Setup of job 8755:
## main
module main #(
    parameter MAIN_DIV = 8,      
    parameter SCAN_DIV = 4       
)(
    input wire clk,
    input wire rst,    
    input wire btnC,   
    input wire btnL,   
    input wire btnR,   
    input wire [7:0] num1,   
    input wire [7:0] num2,   
    output wire [6:0] seg,            
    output wire [3:0] an,              
    output wire multiplicationFinished    
);
Settings: LEC_CHECK=0, ABC_AREA=1, CAP_MARGIN=20, CORE_MARGIN=2, CORE_UTILIZATION=66, CTS_CLUSTER_DIAMETER=251, CTS_CLUSTER_SIZE=97, PLACE_DENSITY=0.36, SLEW_MARGIN=20; clock period 21.0 ns.
run.sh (not shown) runs the stock make flow with config.mk's settings and CLKGATE_MAP_FILE=.
### job 8755 -> job 2516
Settings: a change of CORE_UTILIZATION from 66 to 60; a change of PLACE_DENSITY from 0.36 to 0.6; a change of CTS_CLUSTER_SIZE from 97 to 73; a deleted CTS_CLUSTER_DIAMETER that had been 251; an added SETUP_SLACK_MARGIN of 2.0; a change of the clock period (ns, I/O delays scaled along) from 21.0 to 7.72.
==> results <==
Although job 2516 finished all stages, its layout failed final checks on setup timing. [compare] base=job 8755 new=job 2516: global-route usage went up, end-of-flow core utilization went up. Summary of job 2516 over job 8755: setup TNS after final layout went down 17990 ps, aggregate routed wire length climbed 12000 um.

---

== exp/ember ==
Starting RTL as in the previous note.
Design main, start of the top module:
module main #(
    parameter MAIN_DIV = 8,      
    parameter SCAN_DIV = 4       
)(
    input wire clk,
    input wire rst,    
    input wire btnC,   
    input wire btnL,   
    input wire btnR,   
    input wire [7:0] num1,   
    input wire [7:0] num2,   
    output wire [6:0] seg,            
    output wire [3:0] an,              
    output wire multiplicationFinished    
);
    wire dividedClock;   
    wire dividedTick;    
    clockDivider #(MAIN_DIV) clockDiv(
        .clk(clk),
        .rst(rst),
        .en(1'b1),
        .clk_out(dividedClock),
        .tick(dividedTick)
    );
    wire [7:0] num1Complement, num2Complement;
    wire [7:0] multiplier, multiplicand;
    wire [7:0] multiplicandShifted;
    wire [15:0] multiplierShifted;
    reg  [15:0] productReg;
    reg signReg;
    wire tempSign;
    wire [19:0] bcdOutput;
    wire [15:0] tempOutput;
    assign num1Complement = ~num1 + 1'b1;
    assign num2Complement = ~num2 + 1'b1;
    assign multiplier = (num1[7] == 1) ? num1Complement : num1;
    assign multiplicand = (num2[7] == 1) ? num2Complement : num2;
    wire enableDebounce, enableSync;
    debouncer debounceInst(
        .clk(clk),
        .ce(dividedTick),
        .rst(rst),
        .in(btnC),
        .out(enableDebounce)
    );
    synchronizer syncInst(
        .clk(clk),
        .ce(dividedTick),
        .rst(rst),
        .in(enableDebounce),
        .out(enableSync)
    );
    wire Psel, EP, EA, EB, LA, LB, RstP;
    shift_right_register shiftRightReg(
        .clk(clk),
        .ce(dividedTick),
        .rst(rst),
        .load(LB),
        .en(EB),
        .Num(multiplicand),
        .Out(multiplicandShifted)
    );
    shift_left_register shiftLeftReg(
        .clk(clk),
        .ce(dividedTick),
        .rst(rst),
        .load(LA),
        .en(EA),
        .Num(multiplier),
        .Out(multiplierShifted)
    );
    CU controlUnit(
        .b0(multiplicandShifted[0]),
        .z(multiplicationFinished),  
  ...
==> flow/config.mk <==
export PLATFORM = sky130hd
export DESIGN_NAME = main
export DESIGN_NICKNAME = main
export VERILOG_FILES = /design/flow/design.v
export SDC_FILE = /design/flow/constraint.sdc
export NUM_CORES = 4
export LEC_CHECK = 0
export CAP_MARGIN = 20
export CORE_MARGIN = 2
export CORE_UTILIZATION = 72
export PLACE_DENSITY = 0.78
export SLEW_MARGIN = 20
==> flow/constraint.sdc <==
create_clock -name core_clock -period 7.92 [get_ports {clk}]
set_input_delay 1.5840 -clock core_clock [delete_from_list [all_inputs] [get_ports {clk}]]
set_output_delay 1.5840 -clock core_clock [all_outputs]
set_load 0.01 [all_outputs]
Status(exp/ember) = ERROR, stage = clock tree synthesis
## Diff of input files: exp/umber against exp/ember
- putting CTS_CLUSTER_DIAMETER at 371 where nothing was set
- putting PLACE_DENSITY_LB_ADDON at 0.02 where nothing was set
- swapping 20 for 0 in CAP_MARGIN
- putting CTS_CLUSTER_SIZE at 31 where nothing was set
- clearing PLACE_DENSITY, which used to be 0.78
- putting SETUP_SLACK_MARGIN at 2.28 where nothing was set
==> results <==
~same count of unique library cells instantiated by Yosys in exp/ember and exp/umber. exp/umber -> exp/ember: cell total in the yosys stat output delta 0, exact match. Comparing exp/ember with exp/umber, the placed wire-length estimate came out essentially unchanged. exp/umber got as far as clock tree synthesis, where a tool error ended the run. From exp/umber to exp/ember, synthesized cell count did not move at all. Summed standard-cell area reported by yosys: exp/ember vs exp/umber identical. Of the two candidates, exp/ember has the worse pre-CTS worst setup slack and exp/umber the better one. Summary of exp/umber over exp/ember: number of cells after detailed placement now sits lower, placer congestion estimate now sits higher.
> inputs changed (exp/umber -> exp/sierra)
- clearing CTS_CLUSTER_SIZE, which used to be 31
- clearing PLACE_DENSITY_LB_ADDON, which used to be 0.02
- swapping 72 for 58 in CORE_UTILIZATION
- swapping 0 for 20 in CAP_MARGIN
- clearing SETUP_SLACK_MARGIN, which used to be 2.28
- clearing CTS_CLUSTER_DIAMETER, which used to be 371
- swapping 7.92 for 8.97 in the clock period (ns, I/O delays scaled along)
==> comparison <==
Comparing exp/umber against exp/sierra, there is no change at all in proportion of synthesized chip area in sequential cells. Compared exp/sierra vs exp/umber, and die extent in x is up in exp/sierra. What exp/sierra reported for weighted congestion at the end of routability-driven global placement has to be multiplied by 1.20 to get the figure for exp/umber. Diff exp/umber..exp/sierra | area reported by Yosys stat | unchanged. exp/sierra -> stages 100% | layout checks FAIL | negative setup slack. As of exp/sierra, half-perimeter wire length after placement had fallen by more than 10% compared to exp/umber. Measured against exp/sierra, the die extent in y of exp/umber comes out at 0.900 times the reference value. Of exp/sierra and exp/umber, the run reporting the higher die size was exp/sierra. On initial core utilization: exp/sierra sits below exp/umber.
--- input diff exp/sierra..exp/indigo ---
- an added ABC_AREA of 1
- a change of CORE_UTILIZATION from 58 to 57
- an added PLACE_DENSITY of 0.6
- a change of the clock period (ns, I/O delays scaled along) from 8.97 to 7.72
Notes after the runs:
Layout checks on exp/indigo: not met. Flow itself completed; violations: negative setup slack.
[compare] base=exp/sierra new=exp/indigo: post-synthesis mux area share shrank by 2.9 points, routed via count shrank by 3842, combinational power grew by 75%, signed area change from the synthesized netlist to the final layout shrank by 3.1 points.
Power is estimated from default activity; no workload was simulated.
